==> inputs of trial 78 <==
## ALU_TOP
module ALU_TOP 
#( parameter OP_DATA_WIDTH = 16 ,
             Arith_OUT_WIDTH = OP_DATA_WIDTH + OP_DATA_WIDTH ,            
             Logic_OUT_WIDTH = OP_DATA_WIDTH ,
             Shift_OUT_WIDTH = OP_DATA_WIDTH ,
             CMP_OUT_WIDTH = 3 
)
(
input  wire [OP_DATA_WIDTH-1:0]    A   ,
input  wire [OP_DATA_WIDTH-1:0]    B   ,
input  wire [3:0]                  ALU_FUNC ,
input  wire                        CLK ,
output wire [Arith_OUT_WIDTH-1:0]  Arith_OUT,
output wire                        Carry_OUT,
output wire                        Arith_Flag,
output wire [Logic_OUT_WIDTH-1:0]  Logic_OUT,
output wire                        Logic_Flag,
output wire [Shift_OUT_WIDTH-1:0]  Shift_OUT,
output wire                        Shift_Flag,
output wire [CMP_OUT_WIDTH-1:0]    CMP_OUT,
output wire                        CMP_Flag
);
clock: 95.1 ns
lec_check: 0
cap_margin: 40
core_aspect_ratio: 0.71
core_margin: 2
core_utilization: 67
cts_cluster_diameter: 112
cts_cluster_size: 38
hold_slack_margin: 0.14
max_routing_layer: met4
min_routing_layer: met1
setup_slack_margin: 0.1
slew_margin: 20
tns_end_percent: 5
run.sh (not shown) runs the stock make flow with config.mk's settings and CLKGATE_MAP_FILE=.
==> trial 94: changes against trial 78 <==
- CAP_MARGIN: 40 -> 0
- CORE_ASPECT_RATIO: 0.71 -> unset
- CORE_UTILIZATION: 67 -> 70
- CTS_CLUSTER_DIAMETER: 112 -> 203
- HOLD_SLACK_MARGIN: 0.14 -> unset
- TNS_END_PERCENT: 5 -> 80
==> flow/constraint.sdc (replaced) <==
create_clock -name core_clock -period 93.2 [get_ports {CLK}]
set_input_delay 18.6400 -clock core_clock [delete_from_list [all_inputs] [get_ports {CLK}]]
set_output_delay 18.6400 -clock core_clock [all_outputs]
set_load 0.01 [all_outputs]
==> results.toml <==
# flow metrics
[floorplan]
die_y_um = 193.6
dieWidth_um = 271.0

[global_route]
met2_usage_pct = 64.55
grtUsageTotal_pct = 47.65

[sta]
setup_viol = 1
hold_slack_ns = 19.15
postLayoutSetupSlackWorst_ns = -1.472

[run]
openroad.warnings = 65

[run_status]
so_faults = "negative setup slack"
outcome = "complete, but fails checks"

[worst_hold_path]
hold_depth = 2

[clocking]
clk_pin_slew_ns = 0.07

[place]
dp_hpwl_mm = 95.45

[final_layout]
final-clk-cell-share_pct = 0.8357
-- figures above: trial 78

==> results.toml <==
# generated from flow reports
[run_status]
outcome = "did not finish"
flow.stopped_at = "5_1_grt"
firstError = "[ERROR GRT-0116] Global routing finished with congestion. Check the congestion regions in the DRC Viewer."

[floorplan]
die_y_um = 224.1
dieWidth_um = 224.1

[clocking]
postCtsHoldBufs = 0
clock_sinks = 70

[global_route]
met2_usage_pct = 94.77

[place]
dp_hpwl_mm = 98.37

[synth]
synthSimpleGateAreaFrac_pct = 22.43
syn_area_per_cell_sq_um = 7.488
-- figures above: trial 94


* * *

==> build 94 <==
==> flow/design.v <==
module Decoder (
input  wire [1:0] IN ,
output reg  [3:0] OUT
);
always @(*)
  begin
  OUT = 4'b0000 ;
    case (IN)
     2'b00 : OUT = 4'b0001 ;
     2'b01 : OUT = 4'b0010 ;          
     2'b10 : OUT = 4'b0100 ;     
     2'b11 : OUT = 4'b1000 ;     
   endcase
 end 
 endmodule
module ARITHMETIC_UNIT 
#( parameter IN_DATA_WIDTH = 16,
             OUT_DATA_WIDTH = 16
)
(
input  wire [IN_DATA_WIDTH-1:0]   A   ,
input  wire [IN_DATA_WIDTH-1:0]   B   ,
input  wire [1:0]                 ALU_FUNC ,
input  wire                       CLK ,
input  wire                       Arith_enable ,
output reg                        Carry_OUT,
output reg [OUT_DATA_WIDTH-1:0]   Arith_OUT,
output reg                        Arith_Flag
);
reg [OUT_DATA_WIDTH-1:0]  Arith_OUT_comb  ;
reg                       Arith_Flag_comb ;
wire                      Carry_OUT_comb  ;
always @ (posedge CLK)
 begin 
   Arith_OUT <= Arith_OUT_comb ;
   Carry_OUT <= Carry_OUT_comb ;
   Arith_Flag <= Arith_Flag_comb ;
	end
always @ (*)
 begin 
    Arith_OUT_comb = 1'b0 ;
    Arith_Flag_comb = 1'b0 ;
	if(Arith_enable)
      case (ALU_FUNC)
      2'b00 : begin
              Arith_OUT_comb = A + B ;
              Arith_Flag_comb = 1'b1 ;              
		      end
      2'b01 : begin
              Arith_OUT_comb = A - B ;
              Arith_Flag_comb = 1'b1 ;           
		      end
      2'b10 : begin
              Arith_OUT_comb = A * B ;
              Arith_Flag_comb = 1'b1 ;           
		      end
      2'b11 : begin
              Arith_OUT_comb = (B == 0) ? {IN_DATA_WIDTH{1'b1}} : A / B ;   
              Arith_Flag_comb = 1'b1 ;           
		      end
      endcase
	else
	 begin
      Arith_OUT_comb = 'b0 ;
      Arith_Flag_comb = 1'b0 ;
     end
 end
assign Carry_OUT_comb = Arith_OUT_comb [IN_DATA_WIDTH] ;
 endmodule
module LOGIC_UNIT 
#( parameter IN_DATA_WIDTH = 16 ,
             OUT_DATA_WIDTH = 16
)
(
input  wire [IN_DATA_WIDTH-1:0]  A   ,
input  wire [IN_DATA_WIDTH-1:0]  B   ,
input  wire [1:0]                ALU_FUNC ,
input  wire                      CLK ,
input  wire                      Logic_enable ,
output reg [OUT_DATA_WIDTH-1:0]  Logic_OUT,
output reg                       Logic_Flag
);
reg [OUT_DATA_WIDTH-1:0]  Logic_OUT_comb  ;
reg                       Logic_Flag_comb ;
always @ (posedge CLK)
 begin 
   Logic_OUT  <= Logic_OUT_comb ;
   Logic_Flag <= Logic_Flag_comb ;
	end
always @ (*)
 begin 
    Logic_OUT_comb = 1'b0 ;
    Logic_Flag_comb = 1'b0 ;
	if(Logic_enable)
      case (ALU_FUNC)
      2'b00 : begin
              Logic_OUT_comb = A & B ;
              Logic_Flag_comb = 1'b1 ;              
		      end
      2'b01 : begin
              Logic_OUT_comb = A | B ;
              Logic_Flag_comb = 1'b1 ;           
		      end
      2'b10 : begin
              Logic_OUT_comb = ~(A & B) ;
              Logic_Flag_comb = 1'b1 ;           
		      end
      2'b11 : begin
              Logic_OUT_comb = ~(A | B) ;
              Logic_Flag_comb = 1'b1 ;           
		      end
      endcase
	else
	 begin
      Logic_OUT_comb = 1'b0 ;
      Logic_Flag_comb = 1'b0 ;
     end
 end
 endmodule
module SHIFT_UNIT 
#( parameter IN_DATA_WIDTH = 16 ,
             OUT_DATA_WIDTH = 16
)
(
input  wire [IN_DATA_WIDTH-1:0]  A   ,
input  wire [IN_DATA_WIDTH-1:0]  B   ,
input  wire [1:0]                ALU_FUNC ,
input  wire                      CLK ,
input  wire                      Shift_enable ,
output reg  [OUT_DATA_WIDTH-1:0] Shift_OUT,
output reg                       Shift_Flag
);
reg [OUT_DATA_WIDTH-1:0]  Shift_OUT_comb  ;
reg                       Shift_Flag_comb ;
always @ (posedge CLK)
 begin 
   Shift_OUT  <= Shift_OUT_comb ;
   Shift_Flag <= Shift_Flag_comb ;
	end
always @ (*)
 begin 
    Shift_OUT_comb = 1'b0 ;
    Shift_Flag_comb = 1'b0 ;
	if(Shift_enable)
      case (ALU_FUNC)
      2'b00 : begin
              Shift_OUT_comb = A >> 1  ;
              Shift_Flag_comb = 1'b1 ;              
		      end
      2'b01 : begin
              Shift_OUT_comb = A << 1 ;
              Shift_Flag_comb = 1'b1 ;           
		      end
      2'b10 : begin
              Shift_OUT_comb = B >> 1 ;
              Shift_Flag_comb = 1'b1 ;           
		      end
      2'b11 : begin
              Shift_OUT_comb = B << 1 ;
              Shift_Flag_comb = 1'b1 ;           
		      end
      endcase
	else
	 begin
      Shift_OUT_comb = 1'b0 ;
      Shift_Flag_comb = 1'b0 ;
     end
 end
 endmodule
module CMP_UNIT 
#( parameter IN_DATA_WIDTH  = 16,
             OUT_DATA_WIDTH = 16
)
(
input  wire [IN_DATA_WIDTH-1:0]   A   ,
input  wire [IN_DATA_WIDTH-1:0]   B   ,
input  wire [1:0]                 ALU_FUNC ,
input  wire                       CLK ,
input  wire                       CMP_enable ,
output reg  [OUT_DATA_WIDTH-1:0]  CMP_OUT ,
output reg                        CMP_Flag
);
reg [OUT_DATA_WIDTH-1:0]  CMP_OUT_comb  ;
reg                       CMP_Flag_comb ;
always @ (posedge CLK)
 begin 
   CMP_OUT  <= CMP_OUT_comb ;
   CMP_Flag <= CMP_Flag_comb ;
	end
always @ (*)
 begin 
    CMP_OUT_comb = 1'b0 ;
    CMP_Flag_comb = 1'b0 ;
	if(CMP_enable)
      case (ALU_FUNC)
      2'b00 : begin
              CMP_OUT_comb = 'b0  ;
              CMP_Flag_comb = 1'b1 ;              
		      end
      2'b01 : begin
              CMP_Flag_comb = 1'b1 ;  
              if (A==B)
                CMP_OUT_comb = 'b1;
              else
                CMP_OUT_comb = 'b0;			  
		      end
      2'b10 : begin
              CMP_Flag_comb = 1'b1 ;  
              if (A>B)
                CMP_OUT_comb = 'b10;
              else
                CMP_OUT_comb = 'b0;			  
		      end
      2'b11 : begin
              CMP_Flag_comb = 1'b1 ; 
              if (A<B)
                CMP_OUT_comb = 'b11;
              else
                CMP_OUT_comb = 'b0;			  
		      end
      endcase
	else
	 begin
      CMP_OUT_comb = 'b0 ;
      CMP_Flag_comb = 1'b0 ;
     end
 end
 endmodule
module ALU_TOP 
#( parameter OP_DATA_WIDTH = 16 ,
             Arith_OUT_WIDTH = OP_DATA_WIDTH + OP_DATA_WIDTH ,            
             Logic_OUT_WIDTH = OP_DATA_WIDTH ,
             Shift_OUT_WIDTH = OP_DATA_WIDTH ,
             CMP_OUT_WIDTH = 3 
)
(
input  wire [OP_DATA_WIDTH-1:0]    A   ,
input  wire [OP_DATA_WIDTH-1:0]    B   ,
input  wire [3:0]                  ALU_FUNC ,
input  wire                        CLK ,
output wire [Arith_OUT_WIDTH-1:0]  Arith_OUT,
output wire                        Carry_OUT,
output wire                        Arith_Flag,
output wire [Logic_OUT_WIDTH-1:0]  Logic_OUT,
output wire                        Logic_Flag,
output wire [Shift_OUT_WIDTH-1:0]  Shift_OUT,
output wire                        Shift_Flag,
output wire [CMP_OUT_WIDTH-1:0]    CMP_OUT,
output wire                        CMP_Flag
);
wire                  CMP_enable ;
wire                  Shift_enable ;
wire                  Logic_enable ;
wire                  Arith_enable ;
Decoder U0 (
.IN(ALU_FUNC[3:2]),
.OUT({Shift_enable,CMP_enable,Logic_enable,Arith_enable})
);
ARITHMETIC_UNIT # ( .IN_DATA_WIDTH(OP_DATA_WIDTH), .OUT_DATA_WIDTH(Arith_OUT_WIDTH)) U0_ARITHMETIC_UNIT (
.A(A),
.B(B),
.ALU_FUNC(ALU_FUNC[1:0]),
.CLK(CLK),
.Arith_enable(Arith_enable),
.Arith_OUT(Arith_OUT),
.Carry_OUT(Carry_OUT),
.Arith_Flag(Arith_Flag)
);
LOGIC_UNIT # ( .IN_DATA_WIDTH(OP_DATA_WIDTH), .OUT_DATA_WIDTH(Logic_OUT_WIDTH)) U0_LOGIC_UNIT (
.A(A),
.B(B),
.ALU_FUNC(ALU_FUNC[1:0]),
.CLK(CLK),
.Logic_enable(Logic_enable),
.Logic_OUT(Logic_OUT),
.Logic_Flag(Logic_Flag)
);
SHIFT_UNIT # ( .IN_DATA_WIDTH(OP_DATA_WIDTH), .OUT_DATA_WIDTH(Shift_OUT_WIDTH)) U0_SHIFT_UNIT (
.A(A),
.B(B),
.ALU_FUNC(ALU_FUNC[1:0]),
.CLK(CLK),
.Shift_enable(Shift_enable),
.Shift_OUT(Shift_OUT),
.Shift_Flag(Shift_Flag)
);
CMP_UNIT # ( .IN_DATA_WIDTH(OP_DATA_WIDTH), .OUT_DATA_WIDTH(CMP_OUT_WIDTH)) U0_CMP_UNIT (
.A(A),
.B(B),
.ALU_FUNC(ALU_FUNC[1:0]),
.CLK(CLK),
.CMP_enable(CMP_enable),
.CMP_OUT(CMP_OUT),
.CMP_Flag(CMP_Flag)
);
endmodule
==> flow/run.sh <==
#!/bin/bash
# the make line also repeats each setting of config.mk as NAME=value (left out here)
make -C /OpenROAD-flow-scripts/flow DESIGN_CONFIG=/design/flow/config.mk WORK_HOME=/design/flow/orfs CLKGATE_MAP_FILE= finish
==> flow/config.mk <==
export PLATFORM = sky130hd
export DESIGN_NAME = ALU_TOP
export DESIGN_NICKNAME = ALU_TOP
export VERILOG_FILES = /design/flow/design.v
export SDC_FILE = /design/flow/constraint.sdc
export NUM_CORES = 4
export LEC_CHECK = 0
export CAP_MARGIN = 5
export CELL_PAD_IN_SITES_DETAIL_PLACEMENT = 1
export CELL_PAD_IN_SITES_GLOBAL_PLACEMENT = 3
export CORE_MARGIN = 7
export CORE_UTILIZATION = 56
export CTS_CLUSTER_DIAMETER = 66
export CTS_CLUSTER_SIZE = 73
export GPL_ROUTABILITY_DRIVEN = 0
export HOLD_SLACK_MARGIN = 0.14
export MAX_ROUTING_LAYER = met4
export MIN_ROUTING_LAYER = met1
export PLACE_DENSITY_LB_ADDON = 0.17
export SETUP_SLACK_MARGIN = 0.1
export SLEW_MARGIN = 20
export TNS_END_PERCENT = 80
==> flow/constraint.sdc <==
create_clock -name core_clock -period 100.0 [get_ports {CLK}]
set_input_delay 20.0000 -clock core_clock [delete_from_list [all_inputs] [get_ports {CLK}]]
set_output_delay 20.0000 -clock core_clock [all_outputs]
set_load 0.01 [all_outputs]
==> trial 13 (differences from build 94) <==
==> flow/config.mk (replaced) <==
export PLATFORM = sky130hd
export DESIGN_NAME = ALU_TOP
export DESIGN_NICKNAME = ALU_TOP
export VERILOG_FILES = /design/flow/design.v
export SDC_FILE = /design/flow/constraint.sdc
export NUM_CORES = 4
export LEC_CHECK = 0
export CAP_MARGIN = 0
export CORE_MARGIN = 2
export CORE_UTILIZATION = 70
export CTS_CLUSTER_DIAMETER = 354
export CTS_CLUSTER_SIZE = 32
export MAX_ROUTING_LAYER = met4
export SLEW_MARGIN = 20
==> flow/constraint.sdc (replaced) <==
create_clock -name core_clock -period 92.6 [get_ports {CLK}]
set_input_delay 18.5200 -clock core_clock [delete_from_list [all_inputs] [get_ports {CLK}]]
set_output_delay 18.5200 -clock core_clock [all_outputs]
set_load 0.01 [all_outputs]
==> trial 95 (differences from build 94) <==
==> flow/config.mk (replaced) <==
export PLATFORM = sky130hd
export DESIGN_NAME = ALU_TOP
export DESIGN_NICKNAME = ALU_TOP
export VERILOG_FILES = /design/flow/design.v
export SDC_FILE = /design/flow/constraint.sdc
export NUM_CORES = 4
export LEC_CHECK = 0
export CAP_MARGIN = 20
export CORE_MARGIN = 2
export CORE_UTILIZATION = 67
export CTS_CLUSTER_DIAMETER = 354
export CTS_CLUSTER_SIZE = 32
export MAX_ROUTING_LAYER = met4
export SLEW_MARGIN = 20
==> flow/constraint.sdc (replaced) <==
create_clock -name core_clock -period 95.1 [get_ports {CLK}]
set_input_delay 19.0200 -clock core_clock [delete_from_list [all_inputs] [get_ports {CLK}]]
set_output_delay 19.0200 -clock core_clock [all_outputs]
set_load 0.01 [all_outputs]
==> notes <==
Build 94 never finished: it broke off in 3_1_place_gp_skip_io with FLW-0024. Trial 95 finished but fails on setup timing. Trial 13 did not get past 5_1_grt. Synthesized cell count is the same in trial 13 and build 94. Area after synthesis is the same in trial 13 and build 94. The lowest die area belongs to trial 13, the highest to build 94.

* * *

==> inputs of pepper <==
// ALU_TOP: RTL as listed in full above, without the edits since
clock: 122.0 ns
lec_check: 0
cap_margin: 20
core_margin: 2
core_utilization: 40
slew_margin: 20
==> lagoon: changes against pepper <==
--- a/flow/config.mk
+++ b/flow/config.mk
@@ -6,6 +6,8 @@
 export NUM_CORES = 4
 export LEC_CHECK = 0
 export CAP_MARGIN = 20
+export CELL_PAD_IN_SITES_DETAIL_PLACEMENT = 2
 export CORE_MARGIN = 2
 export CORE_UTILIZATION = 40
+export CTS_CLUSTER_DIAMETER = 129
 export SLEW_MARGIN = 20
==> flow/constraint.sdc (replaced) <==
create_clock -name core_clock -period 105.0 [get_ports {CLK}]
set_input_delay 21.0000 -clock core_clock [delete_from_list [all_inputs] [get_ports {CLK}]]
set_output_delay 21.0000 -clock core_clock [all_outputs]
set_load 0.01 [all_outputs]
==> comparison table <==
| metric | pepper | lagoon |
|---|---|---|
| Result of the run | complete, no violations | stopped before the end |
| Last stage reached | - | clock tree synthesis (4_1_cts) |
| Floorplan die area | 87100 um2 | 87100 um2 |
| Post-synthesis mux area share | 4.67% | 4.67% |
| Cell Area, Placed | 36300 um2 | 37600 um2 |
| Post-Place Cells | 5695 | 5843 |
| Async S/R FF share, synth | 0% | 0% |
| Biggest area consumer among synthesized cells | sky130_fd_sc_hd__ha_1 | sky130_fd_sc_hd__ha_1 |
| Worst Setup Slack post-DPL | 1.58 ns | -14.78 ns |
| Area figure in the yosys stat output | 33900 um2 | 33900 um2 |
| Number of I/O pins | 109 | 109 |
| Cell with the most instances after synthesis | sky130_fd_sc_hd__ha_1 | sky130_fd_sc_hd__ha_1 |
| Estimated wirelength of the detail-placed design | 85.5 mm | 180 mm |
| Proportion of synthesized chip area in sequential cells | 4.13% | 4.13% |
| Routability cong. | 0.933 | 0.953 |
